== run 1 ==
// FPA_final
module FPA_final (
input clk,
input rst,
input [31 : 0] in1,
input [31 : 0] in2,
output [31 : 0] OUT
);
wire [31 : 0]A;
wire [31 : 0]B;
wire [31 : 0]C;
Registers operand1_reg (clk,rst, in1, A);
Registers operand2_reg (clk, rst, in2, B);
FPA B1 ( .A(A), .B(B), .Sum(C), .Cout(), .of());
Registers output_reg (clk,rst, C, OUT);
endmodule
Size: about 98 I/O pins, ~0.016 mm^2 of cells after synthesis.
clock: 11.1 ns
lec_check: 0
cap_margin: 20
core_margin: 2
core_utilization: 59
slew_margin: 20
run.sh (not shown) runs the stock make flow with config.mk's settings and CLKGATE_MAP_FILE=.
No final results exist for run 1, since it was stopped by error GRT-0232 during global routing (5_1_grt).
### run 1 -> run 2
Settings: CORE_UTILIZATION: 59 -> 40; the clock period (ns, I/O delays scaled along): 11.1 -> 20.0.
- Site row count went up by more than 10% going from run 1 to run 2.
- Per the final summary, run 2 finished and its layout is clean on timing, DRC and antenna.
- The weighted congestion at the end of routability-driven global placement in run 2 was lower than what run 1 gave.
- Floorplan check, run 2 vs run 1: die outline larger in run 2
Setup changes, run 2 to run 3
Settings: swapping 20 for 5 in SLEW_MARGIN; putting GPL_TIMING_DRIVEN at 0 where nothing was set; swapping 20.0 for 22.0 in the clock period (ns, I/O delays scaled along).
Results
Of the two candidates, run 2 has the better final area and run 3 the worse one.
Taking run 2 as the reference, in run 3 final core area utilization up 0.47 points; sum of routed wire length over all layers up about 12%; cell count up 3.9%.
Clock buffer instance count of the final layout: run 3 vs run 2 up 1
Run 3: count of non-CTS buffers in the layout about 60% above run 2
Global-route wire length before repair: run 3 vs run 2 up about 9%
Lower number of global-route vias before repair among run 2 and run 3: run 2
Changes observed in run 3 relative to run 2: minimum clock period went up by 2.07 ns, length of routed met2 wiring went up by about 9%.

* * *

FPA_final again, from the RTL that the note above started with.
make LEC_CHECK=0 CAP_MARGIN=20 CORE_MARGIN=2 CORE_UTILIZATION=67 CTS_CLUSTER_DIAMETER=30 CTS_CLUSTER_SIZE=46 MAX_ROUTING_LAYER=met5 SETUP_SLACK_MARGIN=-1.02 SLEW_MARGIN=20 finish   # period 14.9 ns
The starting point ended with an error in 5_1_grt.
Change:
--- a/flow/config.mk
+++ b/flow/config.mk
@@ -9,7 +9,5 @@
 export CORE_MARGIN = 2
 export CORE_UTILIZATION = 67
-export CTS_CLUSTER_DIAMETER = 30
-export CTS_CLUSTER_SIZE = 46
-export MAX_ROUTING_LAYER = met5
-export SETUP_SLACK_MARGIN = -1.02
+export CTS_CLUSTER_SIZE = 44
+export SETUP_SLACK_MARGIN = 1.52
 export SLEW_MARGIN = 20
==> flow/constraint.sdc (replaced) <==
create_clock -name core_clock -period 11.6 [get_ports {clk}]
set_input_delay 2.3200 -clock core_clock [delete_from_list [all_inputs] [get_ports {clk}]]
set_output_delay 2.3200 -clock core_clock [all_outputs]
set_load 0.01 [all_outputs]
=>
- With this change the flow died in 4_1_cts
- die area is unchanged
- area after synthesis is unchanged
- synthesized cell count does not change
Change:
==> flow/config.mk (replaced) <==
export PLATFORM = sky130hd
export DESIGN_NAME = FPA_final
export DESIGN_NICKNAME = FPA_final
export VERILOG_FILES = /design/flow/design.v
export SDC_FILE = /design/flow/constraint.sdc
export NUM_CORES = 4
export LEC_CHECK = 0
export CAP_MARGIN = 0
export CORE_MARGIN = 2
export CORE_UTILIZATION = 68
export CTS_CLUSTER_DIAMETER = 347
export CTS_CLUSTER_SIZE = 45
export SETUP_SLACK_MARGIN = -0.64
export SLEW_MARGIN = 20
Effect: The changed run failed in 3_5_place_dp with DPL-0033; synthesized cell count stays the same; die size falls slightly; synthesized area is unchanged.
Change:
==> flow/config.mk (replaced) <==
export PLATFORM = sky130hd
export DESIGN_NAME = FPA_final
export DESIGN_NICKNAME = FPA_final
export VERILOG_FILES = /design/flow/design.v
export SDC_FILE = /design/flow/constraint.sdc
export NUM_CORES = 4
export LEC_CHECK = 0
export CAP_MARGIN = 20
export CORE_MARGIN = 2
export CORE_UTILIZATION = 65
export CTS_CLUSTER_SIZE = 44
export SETUP_SLACK_MARGIN = 3.25
export SLEW_MARGIN = 20
Result: With this change the flow ended with an error in 5_1_grt, error GRT-0116; die size rose by 4.5%; synthesized area is unchanged; synthesized cell count does not change.
Change:
--- a/flow/config.mk
+++ b/flow/config.mk
@@ -8,6 +8,6 @@
 export CAP_MARGIN = 20
 export CORE_MARGIN = 2
-export CORE_UTILIZATION = 65
-export CTS_CLUSTER_SIZE = 44
-export SETUP_SLACK_MARGIN = 3.25
+export CORE_UTILIZATION = 64
+export HOLD_SLACK_MARGIN = -0.09
 export SLEW_MARGIN = 20
+export TNS_END_PERCENT = 5
==> flow/constraint.sdc (replaced) <==
create_clock -name core_clock -period 15.3 [get_ports {clk}]
set_input_delay 3.0600 -clock core_clock [delete_from_list [all_inputs] [get_ports {clk}]]
set_output_delay 3.0600 -clock core_clock [all_outputs]
set_load 0.01 [all_outputs]
- The changed run completed and failed the layout checks on setup timing
- die size went up slightly
- synthesized area stays the same
- synthesized cell count is unchanged
Change:
--- a/flow/config.mk
+++ b/flow/config.mk
@@ -8,6 +8,4 @@
 export CAP_MARGIN = 20
 export CORE_MARGIN = 2
-export CORE_UTILIZATION = 64
-export HOLD_SLACK_MARGIN = -0.09
+export CORE_UTILIZATION = 58
 export SLEW_MARGIN = 20
-export TNS_END_PERCENT = 5
==> flow/constraint.sdc (replaced) <==
create_clock -name core_clock -period 11.6 [get_ports {clk}]
set_input_delay 2.3200 -clock core_clock [delete_from_list [all_inputs] [get_ports {clk}]]
set_output_delay 2.3200 -clock core_clock [all_outputs]
set_load 0.01 [all_outputs]
With this change the flow died in 5_1_grt (GRT-0232).
Area after synthesis is unchanged.
Die area grows by 10%.
Synthesized cell count is unchanged.
